==> flow/design.v (excerpt) <==
module uart_top (
	input 		clk,    
	input 		rst_n,
	input 		uart_rx,
	output		uart_tx
);
Size in the first run: ~590 cells after synthesis, ~4 I/O pins, ~0.0055 mm² of cells after synthesis.
Settings: LEC_CHECK=0, CAP_MARGIN=20, CORE_ASPECT_RATIO=0.7, CORE_MARGIN=2, CORE_UTILIZATION=72, CTS_CLUSTER_DIAMETER=374, CTS_CLUSTER_SIZE=10, MAX_ROUTING_LAYER=met4, SETUP_SLACK_MARGIN=0.92, SLEW_MARGIN=20; clock period 3.12 ns.
run.sh (not shown) runs the stock make flow with config.mk's settings and CLKGATE_MAP_FILE=.
Rerun with:
Settings changed: CORE_ASPECT_RATIO 0.7 to default, CTS_CLUSTER_DIAMETER 374 to 104, CTS_CLUSTER_SIZE 10 to default, MAX_ROUTING_LAYER met4 to default, SETUP_SLACK_MARGIN 0.92 to 0.77.
The changed run completed without violations; clock-buffer cell count went up by 4; clock skew went up by 0.0053 ns; via count went down by 2.8%.
Rerun with:
Settings changed: PLACE_DENSITY_LB_ADDON from default to 0.15, SETUP_SLACK_MARGIN 0.77 to 0.93.
After rerunning: The changed run completed without violations; clock skew goes down by 0.0066 ns; global-route usage goes down by 0.61 points; design area goes up slightly; wire length goes up by a few percent; count of clock-buffer cells in the layout goes down by 1; die size does not change; critical path depth is unchanged.
Rerun with:
Settings changed: CORE_ASPECT_RATIO from default to 0.92, CTS_CLUSTER_SIZE from default to 14.
What happened:
- combinational power is higher by about 10%
- cell count stays the same
- area after synthesis is unchanged
- maximum frequency shrinks by 1.8%
- clock power came out higher by 7.3%
Rerun with:
Settings changed: CORE_ASPECT_RATIO 0.92 to default, HOLD_SLACK_MARGIN from default to 0.26.
Effect:
- The changed run finished with timing, DRC and antenna clean
- design area falls by 0.70%
- global-route usage falls by 0.84 points
- count of clock-buffer cells in the layout rises by 1
- worst setup slack gets better by 0.038 ns
- register-to-register slack gets better by 0.04 ns
- synthesized cell count is unchanged
- worst hold slack gets worse by 0.010 ns
- flip-flop count is unchanged
- total power falls by 4.0%
- wire length falls by 3.1%
- maximum frequency rises by 1.8%
Rerun with:
Settings changed: CORE_ASPECT_RATIO from default to 0.91, HOLD_SLACK_MARGIN 0.26 to 0.28, SETUP_SLACK_MARGIN 0.93 to 0.92.
Worst setup slack gains 0.0070 ns.
Design area barely changes.
Clock power increases by 5.4%.
Fmax increases by 0.33%.
Sequential power stays flat.
Total power increases by 2.6%.
Wire length increases by 3.2%.
Critical path depth increases by 1.
Synthesized cell count is unchanged.
Final cell count barely changes.
Count of clock-buffer cells in the layout stays the same.


uart_top again, from the RTL that the note above started with.
==> flow/config.mk <==
export PLATFORM = sky130hd
export DESIGN_NAME = uart_top
export DESIGN_NICKNAME = uart_top
export VERILOG_FILES = /design/flow/design.v
export SDC_FILE = /design/flow/constraint.sdc
export NUM_CORES = 4
export LEC_CHECK = 0
export ABC_AREA = 1
export CAP_MARGIN = 20
export CELL_PAD_IN_SITES_DETAIL_PLACEMENT = 1
export CORE_ASPECT_RATIO = 0.66
export CORE_MARGIN = 2
export CORE_UTILIZATION = 40
export CTS_CLUSTER_DIAMETER = 272
export GPL_TIMING_DRIVEN = 0
export MAX_ROUTING_LAYER = met4
export SLEW_MARGIN = 0
export TNS_END_PERCENT = 40
==> flow/constraint.sdc <==
create_clock -name core_clock -period 7.64 [get_ports {clk}]
set_input_delay 1.5280 -clock core_clock [delete_from_list [all_inputs] [get_ports {clk}]]
set_output_delay 1.5280 -clock core_clock [all_outputs]
set_load 0.01 [all_outputs]
The baseline passed the timing, design-rule and antenna checks.
Change:
==> flow/config.mk (replaced) <==
export PLATFORM = sky130hd
export DESIGN_NAME = uart_top
export DESIGN_NICKNAME = uart_top
export VERILOG_FILES = /design/flow/design.v
export SDC_FILE = /design/flow/constraint.sdc
export NUM_CORES = 4
export LEC_CHECK = 0
export CAP_MARGIN = 20
export CORE_MARGIN = 2
export CORE_UTILIZATION = 70
export CTS_CLUSTER_SIZE = 24
export SLEW_MARGIN = 20
==> flow/constraint.sdc (replaced) <==
create_clock -name core_clock -period 15.6 [get_ports {clk}]
set_input_delay 3.1200 -clock core_clock [delete_from_list [all_inputs] [get_ports {clk}]]
set_output_delay 3.1200 -clock core_clock [all_outputs]
set_load 0.01 [all_outputs]
Effect: Area after synthesis shrinks by a little under a tenth; wire length shrinks by a quarter to a third; clock power shrinks by well over a third; power shrinks by well over a third; final cell count shrinks by a quarter to a third; clock-buffer cell count shrinks by 1; die size shrinks by well over a third; global-route usage grows by 4.6 points; via count shrinks by about a fifth.
Change:
--- a/flow/config.mk
+++ b/flow/config.mk
@@ -8,5 +8,6 @@
 export CAP_MARGIN = 20
 export CORE_MARGIN = 2
-export CORE_UTILIZATION = 70
-export CTS_CLUSTER_SIZE = 24
+export CORE_UTILIZATION = 72
+export CTS_CLUSTER_DIAMETER = 104
+export PLACE_DENSITY_LB_ADDON = 0.28
 export SLEW_MARGIN = 20
==> flow/constraint.sdc (replaced) <==
create_clock -name core_clock -period 5.74 [get_ports {clk}]
set_input_delay 1.1480 -clock core_clock [delete_from_list [all_inputs] [get_ports {clk}]]
set_output_delay 1.1480 -clock core_clock [all_outputs]
set_load 0.01 [all_outputs]
The changed run finished clean.
Core utilization is higher by 3.4 points.
Via count is higher by 2.0%.
Clock-buffer cell count is higher by 1.
Global-route usage is higher by 1.0 points.
Wire length hardly moves.
Synthesized cell count stays the same.
Non-clock buffer count stays the same.
Power is higher to 2.8 times its value.


Setup of fjord:
The RTL this note starts from:
==> flow/design.v <==
module uart_rx#(
	parameter CLK_FRE 	= 50,
	parameter UART_RATE = 115200
	) (
	input 				clk,    
	input 				rst_n,
	output 	 			recv_en,	
	output reg 	[ 7:0] 	recv_data,	
	input 				rx_pin 
);
parameter  RATE_CNT = (CLK_FRE * 1000_000 / UART_RATE) - 1;
reg [10:0] clk_cnt;
localparam WAIT = 2'd0, START = 2'd1, RECV = 2'd2, STOP = 2'd3;
reg [1:0] state;
assign recv_en = clk_cnt == RATE_CNT * 3 / 2;
reg [ 7:0] recv_data_r;
reg [ 2:0] recv_cnt;
always@(posedge clk)
	if(!rst_n)begin
		state 		<= WAIT;
		clk_cnt 	<= 0;
		recv_data 	<= 0;
	end
	else
	case(state)
		WAIT:
			if(!rx_pin)begin 
				recv_cnt <= 'd0;
				state <= START;
			end
		START:begin 
			if(clk_cnt == RATE_CNT / 2)begin 
				clk_cnt <= 0;
				state <= RECV;
			end
			else
				clk_cnt <= clk_cnt + 1;
		end
		RECV:begin 
			if(clk_cnt == RATE_CNT)begin 
				clk_cnt <= 0;
				recv_data_r[recv_cnt] <= rx_pin;
				recv_cnt <= recv_cnt + 1;
				state <= (recv_cnt == 7 )?STOP : RECV ;
			end
			else
				clk_cnt <= clk_cnt + 1;
		end
		STOP:begin 
			recv_data <= recv_data_r;
			if(clk_cnt == RATE_CNT * 3 / 2)begin 
				clk_cnt <= 0;
				state <= WAIT;
			end
			else 
				clk_cnt <= clk_cnt + 1;
		end
	endcase
endmodule
module uart_tx#(
	parameter CLK_FRE 	= 50,
	parameter UART_RATE = 115200
	) (
	input 				clk,    
	input 				rst_n,
	input 				send_en ,	
	output 	 			send_busy ,	
	input 		[ 7:0] 	send_data ,	
	output reg 			tx_pin
);
parameter  RATE_CNT = (CLK_FRE * 1000_000 / UART_RATE) - 1;
reg [10:0] clk_cnt;
localparam WAIT = 2'd0, START = 2'd1, SEND = 2'd2, STOP = 2'd3;
reg [1:0] state;
assign send_busy = state != WAIT;
reg [ 7:0] send_data_r;
reg [ 2:0] send_cnt;
always@(posedge clk)
	if(!rst_n)begin
		state 	<= WAIT;
		clk_cnt <= 0;
		tx_pin 	<= 1;
	end
	else
	case(state)
		WAIT:
			if(send_en)begin 
				send_data_r <= send_data;
				send_cnt <= 'd0;
				state <= START;
			end
		START:begin 
			tx_pin <= 0;
			if(clk_cnt == RATE_CNT)begin 
				clk_cnt <= 0;
				state <= SEND;
			end
			else
				clk_cnt <= clk_cnt + 1;
		end
		SEND:begin 
			tx_pin <= send_data_r[send_cnt];
			if(clk_cnt == RATE_CNT)begin 
				clk_cnt <= 0;
				send_cnt <= send_cnt + 1;
				state <= (send_cnt == 7 )?STOP : SEND ;
			end
			else
				clk_cnt <= clk_cnt + 1;
		end
		STOP:begin 
			tx_pin <= 1;
			if(clk_cnt == RATE_CNT)begin 
				clk_cnt <= 0;
				state <= WAIT;
			end
			else
				clk_cnt <= clk_cnt + 1;
		end
	endcase
endmodule
module uart_top (
	input 		clk,    
	input 		rst_n,
	input 		uart_rx,
	output		uart_tx
);
parameter CLK_FRE 		= 50;
parameter UART_RATE 	= 115200;
localparam SEND = 2'd0, WAIT = 2'd1;
reg [1:0] state;
reg  [31:0] wait_cnt;
reg  [ 7:0] send_cnt;
reg  [ 7:0] send_data;
reg  	    send_en;
wire [ 7:0] recv_data;
wire 		recv_en;
wire 		send_busy;
parameter 	ENG_NUM  = 9; 
parameter 	CHE_NUM  = 2; 
parameter 	DATA_NUM = CHE_NUM * 3 + ENG_NUM;  
wire [ DATA_NUM * 8 - 1:0] char_data = {8'hE4,8'hBD,8'hA0,8'hE5,8'hA5,8'hBD,"  World","\r\n"};
wire [ 7:0] char_byte = (send_cnt < DATA_NUM) ? char_data[ (DATA_NUM - 1 - send_cnt) * 8 +: 8] : 8'h00;
always@(posedge clk)
	if(!rst_n)begin
		state 		<= SEND;
		wait_cnt 	<= 0;
		send_cnt 	<= 0;
		send_en 	<= 'b0;
	end
	else
	case(state)
		SEND:begin  
			if(send_cnt == DATA_NUM + 1)begin 
				send_en 	<= 'b0;
				send_cnt 	<=  0;
				state 		<= WAIT;
			end
			else if(!send_busy)begin
				send_en 	<= 'b1;
				send_data 	<= char_byte;
				send_cnt 	<= send_cnt + 1;
			end
		end
		WAIT: 
			if(wait_cnt == CLK_FRE * 1000_000)begin 
				wait_cnt <= 0;
				state <= SEND;
			end
			else begin
				send_en <= recv_en;
				send_data <= recv_data;
				wait_cnt <= wait_cnt + 1;
			end
	endcase
uart_tx #(
	.CLK_FRE 	(CLK_FRE 	),
	.UART_RATE 	(UART_RATE 	)
	)uart_tx_m0(
	.clk 		(clk 		),
	.rst_n 		(rst_n 		),
	.send_en 	(send_en 	),
	.send_busy 	(send_busy 	),
	.send_data 	(send_data 	),
	.tx_pin 	(uart_tx 	)
	);
uart_rx #(
	.CLK_FRE 	(CLK_FRE 	),
	.UART_RATE 	(UART_RATE 	)
	)uart_rx_m0(
	.clk 		(clk 		),
	.rst_n 		(rst_n 		),
	.recv_en 	(recv_en 	),
	.recv_data 	(recv_data 	),
	.rx_pin 	(uart_rx 	)
	);
endmodule
clock: 8.93 ns
lec_check: 0
cap_margin: 0
core_aspect_ratio: 0.89
core_margin: 6
core_utilization: 46
cts_cluster_size: 27
gpl_routability_driven: 0
place_density: 0.59
setup_slack_margin: 2.48
slew_margin: 20
Input-level comparison between lagoon and fjord:
- CTS_CLUSTER_SIZE: 27 -> unset
- SETUP_SLACK_MARGIN: 2.48 -> unset
- GPL_ROUTABILITY_DRIVEN: 0 -> unset
- CORE_UTILIZATION: 46 -> 72
- CORE_ASPECT_RATIO: 0.89 -> unset
- PLACE_DENSITY: 0.59 -> unset
- CORE_MARGIN: 6 -> 2
- CAP_MARGIN: 0 -> 20
- the clock period (ns, I/O delays scaled along): 8.93 -> 10.3
--- outcome ---
- Diff lagoon..fjord | number of instances in the synthesized netlist | unchanged
- Taking fjord as the reference, in lagoon final wirelength neither gained nor lost much, via count of the first global-routing pass went up 5.5%.


willow:
// uart_top: RTL as listed in full above, without the edits since
clock: 3.12 ns
lec_check: 0
cap_margin: 20
core_margin: 2
core_utilization: 72
cts_cluster_size: 14
place_density_lb_addon: 0.15
setup_slack_margin: 0.93
slew_margin: 20
willow: full flow OK, the timing, design-rule and antenna checks passed
Changes in tundra relative to willow:
- setting CTS_CLUSTER_DIAMETER to 28 for the first time
- setting CORE_ASPECT_RATIO to 0.91 for the first time
- setting HOLD_SLACK_MARGIN to -0.09 for the first time
Results
Total length of routed wires for tundra is higher than for willow.
When tundra is measured against willow, its share of total power in the clock network turns out 0.7 points higher.
| ratio of final minimum period to clock period | willow vs tundra | ≈ equal |
willow -> tundra: pin count of the biggest net entering global routing delta 0, exact match
willow and tundra ended up with nearly the same setup slack.
tundra against willow: internal power component up 3.1%, area added between synthesis and finish up 0.41 points.
--- input diff tundra..juniper ---
- a change of CORE_ASPECT_RATIO from 0.91 to 0.9
- a change of CTS_CLUSTER_DIAMETER from 28 to 38
- a deleted HOLD_SLACK_MARGIN that had been -0.09
[summary]
Comparing juniper and tundra, maximum resistive drop on vdd is higher on juniper. Changes observed in juniper relative to tundra: biggest cell delay along the critical path shows an increase of 0.02 ns; power share of the clock group now larger; maximum clock skew at final layout picked up an extra 0.0045 ns; met1 global-route usage went down. Diff tundra -> juniper: required time of the critical path did not really move; net switching power went down. In the flow results for juniper and tundra, the via-per-instance ratio is larger on tundra. Going from tundra to juniper, final area shrank slightly. The share of cell area taken by flip-flops and latches of tundra and that of juniper are within noise of each other.
Modified inputs, violet compared to juniper
- changing CORE_ASPECT_RATIO from 0.9 to 0.91
- changing CTS_CLUSTER_DIAMETER from 38 to 314
- setting HOLD_SLACK_MARGIN to 0.28 for the first time
Results
violet drops more vias than juniper.
Sort violet and juniper by total power asc -> top: juniper
Higher share of the core filled with cells was reported by violet, not juniper.
Between violet and juniper, power in combinational cells is higher for violet, juniper comes in under that.
Switching power of the nets delta (violet − juniper): unfavourable
When the final numbers for violet and juniper were put side by side, the final critical delay including setup and external delays turned out to be greater in juniper.
Inputs modified between violet and harbor:
- swapping 0.93 for 0.92 in SETUP_SLACK_MARGIN
- clearing PLACE_DENSITY_LB_ADDON, which used to be 0.15
- clearing HOLD_SLACK_MARGIN, which used to be 0.28
- clearing CORE_ASPECT_RATIO, which used to be 0.91
- swapping 14 for 10 in CTS_CLUSTER_SIZE
- clearing CTS_CLUSTER_DIAMETER, which used to be 314
Notes after the runs:
- The final layout from harbor, which completed every stage, passed the timing, design-rule and antenna checks at the end of the flow.
- harbor has worst relative slew slack below what violet had.
- Summary of harbor over violet: area occupied by multi-input gates did not really move, fmax fell by about 0.75%, largest fanout on the critical path higher, share of the cycle needed by the critical path after routing went up 0.51 points, non-clock buffer count decreased by 1 relative to the old numbers.
- Number of tap cells added at floorplan: harbor vs violet up 3
- harbor ended with less average vias per placed instance than violet.
- Of harbor and violet, the run reporting the higher final-layout non-clock buffer area share was violet.


## JK
RTL: the design.v shown in full above, as it stands there.
==> flow/config.mk <==
export PLATFORM = sky130hd
export DESIGN_NAME = uart_top
export DESIGN_NICKNAME = uart_top
export VERILOG_FILES = /design/flow/design.v
export SDC_FILE = /design/flow/constraint.sdc
export NUM_CORES = 4
export LEC_CHECK = 0
export CAP_MARGIN = 20
export CORE_MARGIN = 2
export CORE_UTILIZATION = 43
export CTS_CLUSTER_DIAMETER = 323
export CTS_CLUSTER_SIZE = 98
export PLACE_DENSITY = 0.44
export SLEW_MARGIN = 20
export TNS_END_PERCENT = 20
==> flow/constraint.sdc <==
create_clock -name core_clock -period 20.0 [get_ports {clk}]
set_input_delay 4.0000 -clock core_clock [delete_from_list [all_inputs] [get_ports {clk}]]
set_output_delay 4.0000 -clock core_clock [all_outputs]
set_load 0.01 [all_outputs]
JK reached the end of the flow, and the finished layout is clean on the timing, design-rule and antenna checks.
For MS, these inputs were changed with respect to JK:
- swapping 20 for 5 in TNS_END_PERCENT
- swapping 43 for 40 in CORE_UTILIZATION
- putting ABC_AREA at 1 where nothing was set
- clearing CTS_CLUSTER_SIZE, which used to be 98
- putting CORE_ASPECT_RATIO at 0.71 where nothing was set
- swapping 323 for 272 in CTS_CLUSTER_DIAMETER
- clearing PLACE_DENSITY, which used to be 0.44
[summary]
When MS is measured against JK, its global-route wire length before repair turns out about 14% higher.
Required time at the worst-slack endpoint essentially unchanged between JK and MS.
Sort MS and JK by chip area from the yosys synthesis statistics desc -> top: MS
[diff] setup slack, MS relative to JK: regression
Against JK, the final cell area of MS is higher.
MS vs. JK: maximum ir drop on the vdd rail went down 27%; final total power went up about 10%.
--- input diff MS..AL ---
- TNS_END_PERCENT: 5 -> unset
- CTS_CLUSTER_DIAMETER: 272 -> unset
- ABC_AREA: 1 -> unset
- CORE_ASPECT_RATIO: 0.71 -> unset
Findings:
Between AL and MS, it is AL whose length of routed met2 wiring is higher, by about 2.6%. Power ended up about 7% lower on AL than on MS. From MS to AL the numbers moved as follows: via count of the first global-routing pass decreased by about 15% relative to the old numbers; sequential share of power up 3.1 points; mean routed wirelength per cell went up about 8%. Compared with MS, AL shows aggregate global-route resource usage lower by 1.8 points. Going from MS to AL, the met3 usage in global routing was found to have gone up by 0.99 points. AL ends up with a count of filler cells inserted in the layout that is 207 lower than in MS. Lower ratio of final minimum period to clock period among AL and MS: AL. AL: combinational share of power is 5.7 points lower than what MS reported.
Changes in TR relative to AL:
- SETUP_SLACK_MARGIN now 5.0, previously not set
- ABC_AREA now 1, previously not set
- CTS_CLUSTER_SIZE now 98, previously not set
- CTS_CLUSTER_DIAMETER now 323, previously not set
- PLACE_DENSITY now 0.37, previously not set
- TNS_END_PERCENT now 20, previously not set
- CORE_UTILIZATION now 43, was 40
## What came out
Higher area overhead of the layout relative to synthesis among AL and TR: AL
Compared with AL, TR shows a higher portion of the clock cycle consumed by the worst path in the final layout.
Compared with AL, TR shows a lower maximum frequency.
Of AL and TR, the run reporting the higher logic depth of the worst path, buffers included was TR.
Taking AL as the reference, in TR final design area excluding fillers grew by about 9%; area fraction in and, or, nand and nor cells grew by 8.7 points; number of nets at floorplan grew by 180.
Here is what was changed in the inputs of PW compared with TR.
- swapping 98 for 26 in CTS_CLUSTER_SIZE
- putting CELL_PAD_IN_SITES_DETAIL_PLACEMENT at 1 where nothing was set
- putting HOLD_SLACK_MARGIN at 0.04 where nothing was set
- swapping 43 for 40 in CORE_UTILIZATION
- putting GPL_ROUTABILITY_DRIVEN at 1 where nothing was set
- swapping 323 for 73 in CTS_CLUSTER_DIAMETER
- clearing SETUP_SLACK_MARGIN, which used to be 5.0
- putting CELL_PAD_IN_SITES_GLOBAL_PLACEMENT at 2 where nothing was set
- swapping 20 for 35 in SLEW_MARGIN
- clearing PLACE_DENSITY, which used to be 0.37
- putting CORE_ASPECT_RATIO at 0.55 where nothing was set
Findings:
PW vs TR: part of the total power dissipated in the clock network up in PW. [compare] base=TR new=PW: count of filler cells inserted in the layout has increased, average wire per standard cell has increased. PW vs TR — ratio of routed vias to standard cells climbed slightly. Non-clock buffer count was higher in TR than in PW. Looking only at synthesis-to-finish area growth, and setting everything else aside, the lower value of PW and TR goes to TR. Sequential share of layout area ended up 0.20 points lower on PW than on TR. Compared with TR, in PW placed wire-length estimate after detailed placement has increased, clock power has increased.
No activity file was given, so power comes from the tool's default toggle rates.
